==> flow/design.v (excerpt) <==
module CS(clk, reset, X, Y);
	input clk, reset; 
	input [7:0] X;
	output [9:0] Y;
	reg [9:0] X1,X2, X3, X4, X5, X6, X7, X8, X9;
	wire[9:0] avg_w;
	reg [9:0] avg;
	reg [9:0] appr;
	wire[9:0] Y_keep_w;
	reg [9:0] Y;
	reg [12:0] avg_dividend;
	reg [12:0] Y_dividend;
	reg [12:0] total_num;
	reg [9:0] least;
	wire [12:0] avg_dis = 13'd9;
	wire [12:0] Y_dis = 13'd8;
	always @(negedge clk) begin
		if(reset) begin
			X1 <= 0; X2 <= 0; X3 <= 0; X4 <= 0; X5 <= 0; X6 <= 0; X7 <= 0; X8 <= 0; X9 <= 0;
			avg_dividend <= 0;
			total_num <= 0;
		end  
		else begin 
			if (total_num < 9)
				total_num <= total_num + 1;
			X1 <= X2;
			X2 <= X3;
			X3 <= X4;
			X4 <= X5;
			X5 <= X6;
			X6 <= X7;
			X7 <= X8;
			X8 <= X9;
			X9 <= X;
			avg_dividend <= X2+X3+X4+X5+X6+X7+X8+X9+X; 	
		end  
	end  
	calc c1(avg_dividend, avg_dis, avg_w);
	always @(*) begin
		avg = avg_w;
		appr = X1;
		least = 1000;
		if( (avg >= X1) && (avg - X1) < least) begin
			appr = X1;
			least = avg - X1;
		end
		if(avg >= X2 && (avg - X2) < least) begin
			appr = X2;
			least = avg - X2;
		end
		if(avg >= X3 && (avg - X3) < least) begin
			appr = X3;
			least = avg - X3;
		end
		if(avg >= X4 && (avg - X4) < least) begin
			appr = X4;
			least = avg - X4;
		end
		if(avg >= X5 && (avg - X5) < least) begin
			appr = X5;
			least = avg - X5;
		end
		if(avg >= X6 && (avg - X6) < least) begin
			appr = X6;
			least = avg - X6;
		end
		if(avg >= X7 && (avg - X7) < least) begin
			appr = X7;
			least = avg - X7;
		end
		if(avg >= X8 && (avg - X8) < least) begin
			appr = X8;
			least = avg - X8;
		end
		if(avg >= X9 && (avg - X9) < least) begin
			appr = X9;
			least = avg - X9;
		end
		Y_dividend = avg_dividend + avg_dis*appr;
	end  
	calc c2(Y_dividend, Y_dis, Y_keep_w);	
	always @(posedge clk) begin
		if (total_num >= 9)
			Y <= Y_keep_w;
	end 
endmodule
Size: about 110 flip-flops, about 16000 µm² of cells after synthesis.
export LEC_CHECK = 0
export ABC_AREA = 1
export CAP_MARGIN = 20
export CORE_ASPECT_RATIO = 1.56
export CORE_MARGIN = 2
export CORE_UTILIZATION = 72
export CTS_CLUSTER_DIAMETER = 341
export CTS_CLUSTER_SIZE = 99
export PLACE_DENSITY_LB_ADDON = 0.07
export SETUP_SLACK_MARGIN = 2.45
export SLEW_MARGIN = 20
create_clock -name core_clock -period 13.5 [get_ports {clk}]
run.sh (not shown) runs the stock make flow with config.mk's settings and CLKGATE_MAP_FILE=.
The starting point ended with an error in 3_5_place_dp with DPL-0038.
Rerun with:
ABC_AREA = default   (was 1)
CORE_ASPECT_RATIO = default   (was 1.56)
CORE_UTILIZATION = 45   (was 72)
CTS_CLUSTER_DIAMETER = default   (was 341)
CTS_CLUSTER_SIZE = default   (was 99)
PLACE_DENSITY_LB_ADDON = default   (was 0.07)
SETUP_SLACK_MARGIN = default   (was 2.45)
clock period = 68.7 ns   (was 13.5 ns; I/O delays follow)
After rerunning: The new run produced a clean layout. Area after synthesis rose by about 2.2%. Synthesized cell count fell by about 15%. Die size rose by 61%.
Rerun with:
CORE_UTILIZATION = 66   (was 45)
clock period = 38.2 ns   (was 68.7 ns; I/O delays follow)
The changed run aborted during 4_1_cts. Synthesized area does not change. Die area goes down by 31%. Synthesized cell count is unchanged.
Rerun with:
CORE_UTILIZATION = 53   (was 66)
CTS_CLUSTER_DIAMETER = 312   (was default)
SETUP_SLACK_MARGIN = 5.0   (was default)
clock period = 70.0 ns   (was 38.2 ns; I/O delays follow)
After rerunning: With this change the flow finished with timing, DRC and antenna clean. Area after synthesis does not change. Die size goes up by 24%. Synthesized cell count does not change.
Rerun with:
ABC_AREA = 0   (was default)
CORE_ASPECT_RATIO = 1.19   (was default)
CORE_MARGIN = 5   (was 2)
CORE_UTILIZATION = 33   (was 53)
CTS_CLUSTER_DIAMETER = default   (was 312)
CTS_CLUSTER_SIZE = 98   (was default)
PLACE_DENSITY = 0.38   (was default)
SETUP_SLACK_MARGIN = default   (was 5.0)
TNS_END_PERCENT = 15   (was default)
Result: Routed wire length grows by a few percent. Via count shrinks by a little under a tenth. Cell area shrinks by roughly a tenth. Die area grows by well over a third. Area after synthesis does not change. Register-to-register slack gets worse by 1400 ps. Worst hold slack hardly moves. Clock-buffer cell count stays the same. Final cell count grows by a few percent.

========
CS again, from the RTL that the note above started with.
==> flow/config.mk <==
export PLATFORM = sky130hd
export DESIGN_NAME = CS
export DESIGN_NICKNAME = CS
export VERILOG_FILES = /design/flow/design.v
export SDC_FILE = /design/flow/constraint.sdc
export NUM_CORES = 4
export LEC_CHECK = 0
export ABC_AREA = 1
export CAP_MARGIN = 0
export CORE_ASPECT_RATIO = 0.5
export CORE_MARGIN = 2
export CORE_UTILIZATION = 72
export CTS_CLUSTER_DIAMETER = 348
export CTS_CLUSTER_SIZE = 97
export SETUP_SLACK_MARGIN = 2.93
export SLEW_MARGIN = 20
export TNS_END_PERCENT = 5
==> flow/constraint.sdc <==
create_clock -name core_clock -period 30.5 [get_ports {clk}]
set_input_delay 6.1000 -clock core_clock [delete_from_list [all_inputs] [get_ports {clk}]]
set_output_delay 6.1000 -clock core_clock [all_outputs]
set_load 0.01 [all_outputs]
The starting point failed in 3_5_place_dp (DPL-0038).
Rerun with:
Settings changed: ABC_AREA 1 to default, CAP_MARGIN 0 to 20, CORE_ASPECT_RATIO 0.5 to default, CORE_UTILIZATION 72 to 15, CTS_CLUSTER_DIAMETER 348 to default, CTS_CLUSTER_SIZE 97 to default, SETUP_SLACK_MARGIN 2.93 to default, TNS_END_PERCENT 5 to default.
Clock period 30.5 ns to 86.2 ns, I/O delays scaled along.
Now the flow completed without violations.
Area after synthesis increases by about 2.2%.
Synthesized cell count goes down by 15%.
Die size came out higher to 4.8 times its value.
Rerun with:
Settings changed: ABC_AREA from default to 1, CORE_UTILIZATION 15 to 72.
Clock period 86.2 ns to 71.4 ns, I/O delays scaled along.
The changed run ran to the end with no violations.
Final cell count falls by about a fifth.
Wire length falls slightly.
Hold slack loses 0.034 ns.
